==> flow/design.v (excerpt) <==
module compl_mul(
   input logic clk_i, 
   input logic srst_i,
   input logic signed [17:0]data_a_i_i,   
   input logic signed [17:0]data_a_q_i,   
   input logic signed [17:0]data_b_i_i,   
   input logic signed [17:0]data_b_q_i,   
   output  logic signed  [36:0]data_i_o,    
   output  logic signed [36:0]data_q_o     
   );
Size: ~5400 cells after synthesis, about 74 flip-flops.
Settings: LEC_CHECK=0, CAP_MARGIN=20, CORE_MARGIN=2, CORE_UTILIZATION=70, CTS_CLUSTER_DIAMETER=332, CTS_CLUSTER_SIZE=37, HOLD_SLACK_MARGIN=0.29, SLEW_MARGIN=20; clock period 7.28 ns.
run.sh (not shown) runs the stock make flow with config.mk's settings and CLKGATE_MAP_FILE=.
The first run finished but failed the layout checks on setup timing.
Then changed:
- ABC_AREA: unset -> 1
- CORE_UTILIZATION: 70 -> 44
- CTS_CLUSTER_DIAMETER: 332 -> unset
- CTS_CLUSTER_SIZE: 37 -> unset
- HOLD_SLACK_MARGIN: 0.29 -> unset
- clock period: 7.28 -> 9.57 ns (I/O delays scaled with it)
With this change the flow produced a clean layout.
Critical path depth drops by 1.
Cell area drops by 12%.
Flip-flop count is unchanged.
Worst hold slack is better by 0.69 ns.
Synthesized area climbs by 4.6%.
Wire length drops by 21%.
Setup slack is better by 1.9 ns.
Count of clock-buffer cells in the layout climbs by 3.
Then changed:
- ABC_AREA: 1 -> unset
- CORE_UTILIZATION: 44 -> 70
- CTS_CLUSTER_SIZE: unset -> 37
- MAX_ROUTING_LAYER: unset -> met4
- clock period: 9.57 -> 8.0 ns (I/O delays scaled with it)
The new run finished but fails on setup timing.
Clock-buffer cell count fell by 4.
Worst hold slack loses 0.86 ns.
Routed wire length rose by about 5%.
Via count rose by 4.5%.
Then changed:
- CORE_UTILIZATION: 70 -> 66
- CTS_CLUSTER_SIZE: 37 -> unset
- MAX_ROUTING_LAYER: met4 -> unset
- SETUP_SLACK_MARGIN: unset -> 2.84
- clock period: 8.0 -> 11.1 ns (I/O delays scaled with it)
=> With this change the flow passed the timing, DRC and antenna checks. Non-clock buffer count is lower by 410. First-iteration DRC count is lower by about a fifth. Setup slack improves by 2.8 ns. Via count fell by a little under a tenth. Area after synthesis does not change.

---

Starting RTL as in the previous note.
==> flow/config.mk <==
export PLATFORM = sky130hd
export DESIGN_NAME = compl_mul
export DESIGN_NICKNAME = compl_mul
export VERILOG_FILES = /design/flow/design.v
export SDC_FILE = /design/flow/constraint.sdc
export NUM_CORES = 4
export LEC_CHECK = 0
export CAP_MARGIN = 20
export CELL_PAD_IN_SITES_DETAIL_PLACEMENT = 1
export CELL_PAD_IN_SITES_GLOBAL_PLACEMENT = 3
export CORE_MARGIN = 2
export CORE_UTILIZATION = 49
export CTS_CLUSTER_DIAMETER = 194
export GPL_TIMING_DRIVEN = 0
export PLACE_DENSITY_LB_ADDON = 0.29
export SETUP_SLACK_MARGIN = 0.58
export SLEW_MARGIN = 20
==> flow/constraint.sdc <==
create_clock -name core_clock -period 13.3 [get_ports {clk_i}]
set_input_delay 2.6600 -clock core_clock [delete_from_list [all_inputs] [get_ports {clk_i}]]
set_output_delay 2.6600 -clock core_clock [all_outputs]
set_load 0.01 [all_outputs]
The baseline finished clean.
Edit:
==> flow/config.mk (replaced) <==
export PLATFORM = sky130hd
export DESIGN_NAME = compl_mul
export DESIGN_NICKNAME = compl_mul
export VERILOG_FILES = /design/flow/design.v
export SDC_FILE = /design/flow/constraint.sdc
export NUM_CORES = 4
export LEC_CHECK = 0
export CAP_MARGIN = 20
export CORE_MARGIN = 2
export CORE_UTILIZATION = 66
export SLEW_MARGIN = 20
==> flow/constraint.sdc (replaced) <==
create_clock -name core_clock -period 8.0 [get_ports {clk_i}]
set_input_delay 1.6000 -clock core_clock [delete_from_list [all_inputs] [get_ports {clk_i}]]
set_output_delay 1.6000 -clock core_clock [all_outputs]
set_load 0.01 [all_outputs]
=>
- With this change the flow reached the layout checks and failed them: setup timing
- worst setup slack gets worse by 0.88 ns
- hold slack got worse by 1.3 ns
- synthesized area does not change
- flip-flop count stays the same
- die size went down by 25%
- non-clock buffer count grows by 520
- via count fell by 2.7%
- final cell count went up by 1.8%
- critical path depth is unchanged
- clock-buffer cell count rose by 1

---

Starting RTL as in the previous note.
==> flow/config.mk <==
export PLATFORM = sky130hd
export DESIGN_NAME = compl_mul
export DESIGN_NICKNAME = compl_mul
export VERILOG_FILES = /design/flow/design.v
export SDC_FILE = /design/flow/constraint.sdc
export NUM_CORES = 4
export LEC_CHECK = 0
export ABC_AREA = 1
export CAP_MARGIN = 10
export CORE_ASPECT_RATIO = 0.98
export CORE_MARGIN = 2
export CORE_UTILIZATION = 45
export MAX_ROUTING_LAYER = met4
export SLEW_MARGIN = 20
export TNS_END_PERCENT = 90
==> flow/constraint.sdc <==
create_clock -name core_clock -period 11.9 [get_ports {clk_i}]
set_input_delay 2.3800 -clock core_clock [delete_from_list [all_inputs] [get_ports {clk_i}]]
set_output_delay 2.3800 -clock core_clock [all_outputs]
set_load 0.01 [all_outputs]
Then changed:
==> flow/config.mk (replaced) <==
export PLATFORM = sky130hd
export DESIGN_NAME = compl_mul
export DESIGN_NICKNAME = compl_mul
export VERILOG_FILES = /design/flow/design.v
export SDC_FILE = /design/flow/constraint.sdc
export NUM_CORES = 4
export LEC_CHECK = 0
export CAP_MARGIN = 20
export CORE_MARGIN = 2
export CORE_UTILIZATION = 40
export SLEW_MARGIN = 20
==> flow/constraint.sdc (replaced) <==
create_clock -name core_clock -period 11.8 [get_ports {clk_i}]
set_input_delay 2.3600 -clock core_clock [delete_from_list [all_inputs] [get_ports {clk_i}]]
set_output_delay 2.3600 -clock core_clock [all_outputs]
set_load 0.01 [all_outputs]
Worst setup slack gets worse by 140 ps.
Cell area shrinks by a few percent.
Worst hold slack degrades by 560 ps.
First-iteration DRC count went down by well over a third.
Then changed:
--- a/flow/config.mk
+++ b/flow/config.mk
@@ -8,4 +8,5 @@
 export CAP_MARGIN = 20
 export CORE_MARGIN = 2
-export CORE_UTILIZATION = 40
+export CORE_UTILIZATION = 70
+export CTS_CLUSTER_SIZE = 37
 export SLEW_MARGIN = 20
==> flow/constraint.sdc (replaced) <==
create_clock -name core_clock -period 7.28 [get_ports {clk_i}]
set_input_delay 1.4560 -clock core_clock [delete_from_list [all_inputs] [get_ports {clk_i}]]
set_output_delay 1.4560 -clock core_clock [all_outputs]
set_load 0.01 [all_outputs]
Result:
- Now the flow produced a layout that fails on negative setup slack
- cell area increases by about a fifth
- worst setup slack loses 2800 ps
- worst hold slack loses 620 ps
Then changed:
--- a/flow/config.mk
+++ b/flow/config.mk
@@ -6,7 +6,8 @@
 export NUM_CORES = 4
 export LEC_CHECK = 0
-export CAP_MARGIN = 20
+export CAP_MARGIN = 15
 export CORE_MARGIN = 2
 export CORE_UTILIZATION = 70
 export CTS_CLUSTER_SIZE = 37
+export MAX_ROUTING_LAYER = met4
 export SLEW_MARGIN = 20
==> flow/constraint.sdc (replaced) <==
create_clock -name core_clock -period 7.4 [get_ports {clk_i}]
set_input_delay 1.4800 -clock core_clock [delete_from_list [all_inputs] [get_ports {clk_i}]]
set_output_delay 1.4800 -clock core_clock [all_outputs]
set_load 0.01 [all_outputs]
Outcome: The new run aborted during 5_1_grt. Synthesized area does not change. Die size does not change. Synthesized cell count stays the same.
Then changed:
--- a/flow/config.mk
+++ b/flow/config.mk
@@ -6,8 +6,7 @@
 export NUM_CORES = 4
 export LEC_CHECK = 0
-export CAP_MARGIN = 15
+export ABC_AREA = 1
+export CAP_MARGIN = 10
 export CORE_MARGIN = 2
-export CORE_UTILIZATION = 70
-export CTS_CLUSTER_SIZE = 37
-export MAX_ROUTING_LAYER = met4
+export CORE_UTILIZATION = 40
 export SLEW_MARGIN = 20
==> flow/constraint.sdc (replaced) <==
create_clock -name core_clock -period 16.0 [get_ports {clk_i}]
set_input_delay 3.2000 -clock core_clock [delete_from_list [all_inputs] [get_ports {clk_i}]]
set_output_delay 3.2000 -clock core_clock [all_outputs]
set_load 0.01 [all_outputs]
After rerunning:
- This time the run ran to the end with no violations
- synthesized cell count went up by about a fifth
- area after synthesis goes up by a few percent
- die area goes up by well over a third
